==> flow/design.v <==
module ari_unit #(parameter width =16,parameter MSB=32)  
(      input      [width-1:0] A,
       input      [width-1:0] B,
       input                  clk,
       input                  rest,
       input      [1:0]       alu_fun,
       input                  ari_EN,
       output reg [width-1:0] ari_out,  
       output reg             carry_out,
       output reg             ari_flag
       );
       reg  [width-1:0] ari_out_reg;  
 always @(posedge clk or negedge rest)  
       begin 
         if(!rest)
        ari_out <='b0;
      else
          ari_out <=ari_out_reg;
       end  
 always @(*)
      begin 
        carry_out=1'b0;
        ari_flag=1'b0;
        ari_out_reg='b0;
        if(ari_EN)
          begin
          case(alu_fun)    
          2'b00: begin
                 { carry_out,ari_out_reg}=A+B;
                  ari_flag=1'b1;
                  end 
          2'b01:begin
                {carry_out,ari_out_reg}=A-B;                  
                 ari_flag=1'b1;
                end                               
          2'b10:begin
                ari_out_reg=A*B;
                ari_flag=1'b1;
                end                                 
          2'b11:begin
                if(B=='b0)
                  ari_out_reg={width{1'b1}};  
                else
                  ari_out_reg=A/B;
                ari_flag=1'b1;
               end                   
          default: ari_out_reg='b0; 
          endcase
        end  
        else
            begin
            ari_out_reg='b0;
            end   
      end
  endmodule   
module cmp_unit #(parameter width =16)  
(      input      [width-1:0] A,
       input      [width-1:0] B,
       input                  clk,
       input                  rest,
       input      [1:0]       alu_fun,
       input                  cmp_EN,
       output reg [width-1:0] cmp_out,
       output reg             cmp_flag
       );
       reg [width-1:0]  cmp_out_reg; 
 always @(posedge clk or negedge rest)   
       begin 
         if(!rest)
        cmp_out <='b0;
      else
          cmp_out <=cmp_out_reg;
       end  
 always @(*)
      begin 
        cmp_flag=1'b0;
        cmp_out_reg=1'b0;
        if(cmp_EN)
          begin
              case(alu_fun)    
              2'b00: begin
                        cmp_out_reg='b0;
                        cmp_flag=1'b1;
                     end                                       
              2'b01:begin
                     if(A==B)
                       begin
                        cmp_out_reg='b1;
                        cmp_flag=1'b1;
                       end 
                      else
                        begin
                        cmp_out_reg='b0;
                        end
                    end
              2'b10:begin
                     if(A>B)
                       begin
                        cmp_out_reg='b10;
                        cmp_flag=1'b1;
                       end 
                      else
                        begin
                        cmp_out_reg='b0;
                        end
                    end
              2'b11:begin
                     if(A<B)
                       begin
                        cmp_out_reg='b11;
                        cmp_flag=1'b1;
                       end 
                      else
                        begin
                        cmp_out_reg='b0;
                        end
                    end
              default: cmp_out_reg='b0; 
              endcase
       end        
       else
          begin
          cmp_out_reg='b0;
          end 
      end
  endmodule   
module log_unit #(parameter width =16)  
(      input      [width-1:0] A,
       input      [width-1:0] B,
       input                  clk,
       input                  rest,
       input      [1:0]       alu_fun,
       input                  log_EN,
       output reg [width-1:0] log_out,
       output reg             log_flag
       );
       reg  [width-1:0] log_out_reg; 
 always @(posedge clk or negedge rest)   
       begin 
         if(!rest)
        log_out <=1'b0;
      else
          log_out <=log_out_reg;
       end  
 always @(*)
      begin 
        log_flag=1'b0;
        log_out_reg='b0;
        if(log_EN)
        begin  
             case(alu_fun)    
             2'b00: begin                    
                        log_out_reg=A&B;
                        log_flag=1'b1;
                    end                                     
            2'b01:begin     
                        log_out_reg=A|B;
                        log_flag=1'b1;
                   end     
            2'b10:begin                  
                        log_out_reg=~(A&B);
                        log_flag=1'b1;
                  end                    
           2'b11:begin           
                        log_out_reg=~(A|B);
                        log_flag=1'b1;
                 end                  
           default: log_out_reg='b0; 
          endcase  
        end
        else
            begin
            log_out_reg='b0;
            end
      end      
  endmodule   
module shift_unit #(parameter width =16)  
(      input      [width-1:0] A,
       input      [width-1:0] B,
       input                  clk,
       input                  rest,
       input      [1:0]       alu_fun,
       input                  shift_EN,
       output reg [(width*2)-1:0] shift_out,
       output reg             shift_flag
       );
       reg  [(width*2)-1:0]  shift_out_reg; 
 always @(posedge clk or negedge rest)   
       begin 
         if(!rest)
        shift_out <='b0;
      else
          shift_out <=shift_out_reg;
       end  
 always @(*)
      begin 
        shift_flag=1'b0;
        shift_out_reg='b0;
        if(shift_EN)
          begin
          case(alu_fun)    
              2'b00:begin              
                        shift_out_reg=A>>1;
                        shift_flag=1'b1;
                    end                                   
              2'b01:begin
                        shift_out_reg=A<<1;
                        shift_flag=1'b1;
                    end                 
              2'b10:begin
                        shift_out_reg=B>>1;
                        shift_flag=1'b1;
                    end 
              2'b11:begin   
                        shift_out_reg=B<<1;
                        shift_flag=1'b1;
                    end 
             default: shift_out_reg='b0; 
             endcase  
          end
          else
             begin
             shift_out_reg='b0;
             end
      end       
  endmodule   
module dec_unit   
(     
       input           [1:0]     alu_fun,
       output    reg             ari_EN,
       output    reg             log_EN,
       output    reg             cmp_EN,
       output    reg             shift_EN
       );
 always @(*)  
       begin 
       ari_EN=1'b0;
       log_EN=1'b0;
       cmp_EN=1'b0;
       shift_EN=1'b0;
       casex(alu_fun)
         2'b00:ari_EN=1'b1;
         2'b11:shift_EN=1'b1;
         2'b10:cmp_EN=1'b1;
         2'b01:log_EN=1'b1;
         default: begin
                   ari_EN=1'b0;
                   log_EN=1'b0;
                   cmp_EN=1'b0;
                   shift_EN=1'b0;
                  end
       endcase           
       end         
endmodule 
module ALU_TOP #(parameter wid =16,parameter MB=32)   
  (
   input  wire [wid-1:0] A,
   input  wire [wid-1:0] B,
   input  wire [3:0]     alu_fun,
   input  wire           clk,
   input  wire           rest,
   output wire  [wid-1:0]  ari_out,   
   output wire            carry_out,
   output wire            ari_flag,
   output wire  [wid-1:0] log_out,
   output wire            log_flag,
   output wire  [wid-1:0] cmp_out,
   output wire            cmp_flag,
   output wire  [wid-1:0] shift_out,
   output wire            shift_flag
   ); 
  wire  AR_EN,LO_EN,CM_EN,SH_EN; 
  wire [1:0]  ms,ls;
  assign ms=alu_fun[1:0];
  assign ls=alu_fun[3:2];
  ari_unit U_arithmatic (
  .A(A),
  .B(B),
  .clk(clk),
  .rest(rest),
  .alu_fun(ms),
  .ari_EN(AR_EN),
  .ari_out(ari_out),
  .carry_out(carry_out),
  .ari_flag(ari_flag)
  );
  cmp_unit U_compare (
  .A(A),
  .B(B),
  .clk(clk),
  .rest(rest),
  .alu_fun(ms),
  .cmp_EN(CM_EN),
  .cmp_out(cmp_out),
  .cmp_flag(cmp_flag)
  );
  log_unit U_logic (
  .A(A),
  .B(B),
  .clk(clk),
  .rest(rest),
  .alu_fun(ms),
  .log_EN(LO_EN),
  .log_out(log_out),
  .log_flag(log_flag)
  );
  shift_unit U_shift (
  .A(A),
  .B(B),
  .clk(clk),
  .rest(rest),
  .alu_fun(ms),
  .shift_EN(SH_EN),
  .shift_out(shift_out),
  .shift_flag(shift_flag)
  );
  dec_unit U_decoder (
  .alu_fun(ls),
  .cmp_EN(CM_EN),
  .ari_EN(AR_EN),
  .shift_EN(SH_EN),
  .log_EN(LO_EN)
  );
endmodule 
Settings: LEC_CHECK=0, CAP_MARGIN=20, CORE_MARGIN=2, CORE_UTILIZATION=70, CTS_CLUSTER_DIAMETER=43, CTS_CLUSTER_SIZE=36, HOLD_SLACK_MARGIN=-0.09, MAX_ROUTING_LAYER=met4, PLACE_DENSITY=0.65, SETUP_SLACK_MARGIN=5.0, SLEW_MARGIN=20, TNS_END_PERCENT=5; clock period 32.1 ns.
run.sh (not shown) runs the stock make flow with config.mk's settings and CLKGATE_MAP_FILE=.
The starting point never finished: it broke off in global routing (5_1_grt) with GRT-0183.
==> next run, changes <==
CORE_UTILIZATION = 40   (was 70)
CTS_CLUSTER_DIAMETER = default   (was 43)
CTS_CLUSTER_SIZE = default   (was 36)
HOLD_SLACK_MARGIN = default   (was -0.09)
MAX_ROUTING_LAYER = default   (was met4)
PLACE_DENSITY = default   (was 0.65)
SETUP_SLACK_MARGIN = default   (was 5.0)
TNS_END_PERCENT = default   (was 5)
clock period = 34.2 ns   (was 32.1 ns; I/O delays follow)
After rerunning: With this change the flow produced a clean layout. Synthesized cell count does not change. Die area goes up by 73%. Synthesized area stays the same.

* * *

// ALU_TOP: RTL as listed in full above, without the edits since
Settings: LEC_CHECK=0, ABC_AREA=1, CAP_MARGIN=20, CORE_ASPECT_RATIO=1.12, CORE_MARGIN=6, CORE_UTILIZATION=49, CTS_CLUSTER_DIAMETER=196, CTS_CLUSTER_SIZE=68, HOLD_SLACK_MARGIN=0.25, MAX_ROUTING_LAYER=met5, PLACE_DENSITY=0.43, SETUP_SLACK_MARGIN=-0.84, SLEW_MARGIN=0, TNS_END_PERCENT=10; clock period 29.5 ns.
The first run completed with no timing, DRC or antenna violations.
Rerun with:
Settings changed: CELL_PAD_IN_SITES_GLOBAL_PLACEMENT set to 2, CORE_MARGIN 6 to 2, CORE_UTILIZATION 49 to 63, GPL_TIMING_DRIVEN set to 0, HOLD_SLACK_MARGIN 0.25 to unset, MAX_ROUTING_LAYER met5 to met4, PLACE_DENSITY 0.43 to 0.51, SETUP_SLACK_MARGIN -0.84 to -0.4, SLEW_MARGIN 0 to 20, TNS_END_PERCENT 10 to 65.
With this change the flow stopped in 3_1_place_gp_skip_io.
Die size goes down by a quarter to a third.
Synthesized area is unchanged.
Synthesized cell count does not change.
Rerun with:
Settings changed: ABC_AREA 1 to unset, CELL_PAD_IN_SITES_GLOBAL_PLACEMENT 2 to unset, CORE_ASPECT_RATIO 1.12 to unset, CORE_UTILIZATION 63 to 11, CTS_CLUSTER_DIAMETER 196 to unset, CTS_CLUSTER_SIZE 68 to unset, GPL_TIMING_DRIVEN 0 to unset, MAX_ROUTING_LAYER met4 to unset, PLACE_DENSITY 0.51 to unset, SETUP_SLACK_MARGIN -0.4 to unset, TNS_END_PERCENT 65 to unset.
Clock period 29.5 ns to 42.2 ns, I/O delays scaled along.
What happened: Now the flow passed the timing, design-rule and antenna checks; synthesized cell count drops by 17%; area after synthesis drops by about 2.8%; die size climbs to 5.4 times its value.
Rerun with:
Settings changed: CORE_UTILIZATION 11 to 72, SETUP_SLACK_MARGIN set to -0.67.
Clock period 42.2 ns to 8.61 ns, I/O delays scaled along.
Result:
- Now the flow aborted during 3_5_place_dp with DPL-0033
- die size drops by 84%
- synthesized area is unchanged
- synthesized cell count stays the same
Rerun with:
Settings changed: CORE_UTILIZATION 72 to 58, SETUP_SLACK_MARGIN -0.67 to unset, TNS_END_PERCENT set to 5.
Clock period 8.61 ns to 29.4 ns, I/O delays scaled along.
Result:
- This time the run ran to the end with violations: negative setup slack
- area after synthesis is unchanged
- die size rises by a quarter to a third
- synthesized cell count is unchanged
Rerun with:
Settings changed: CORE_UTILIZATION 58 to 66, TNS_END_PERCENT 5 to unset.
Clock period 29.4 ns to 28.7 ns, I/O delays scaled along.
Result: The changed run stopped in 5_1_grt; die area goes down by roughly a tenth; area after synthesis does not change; synthesized cell count is unchanged.
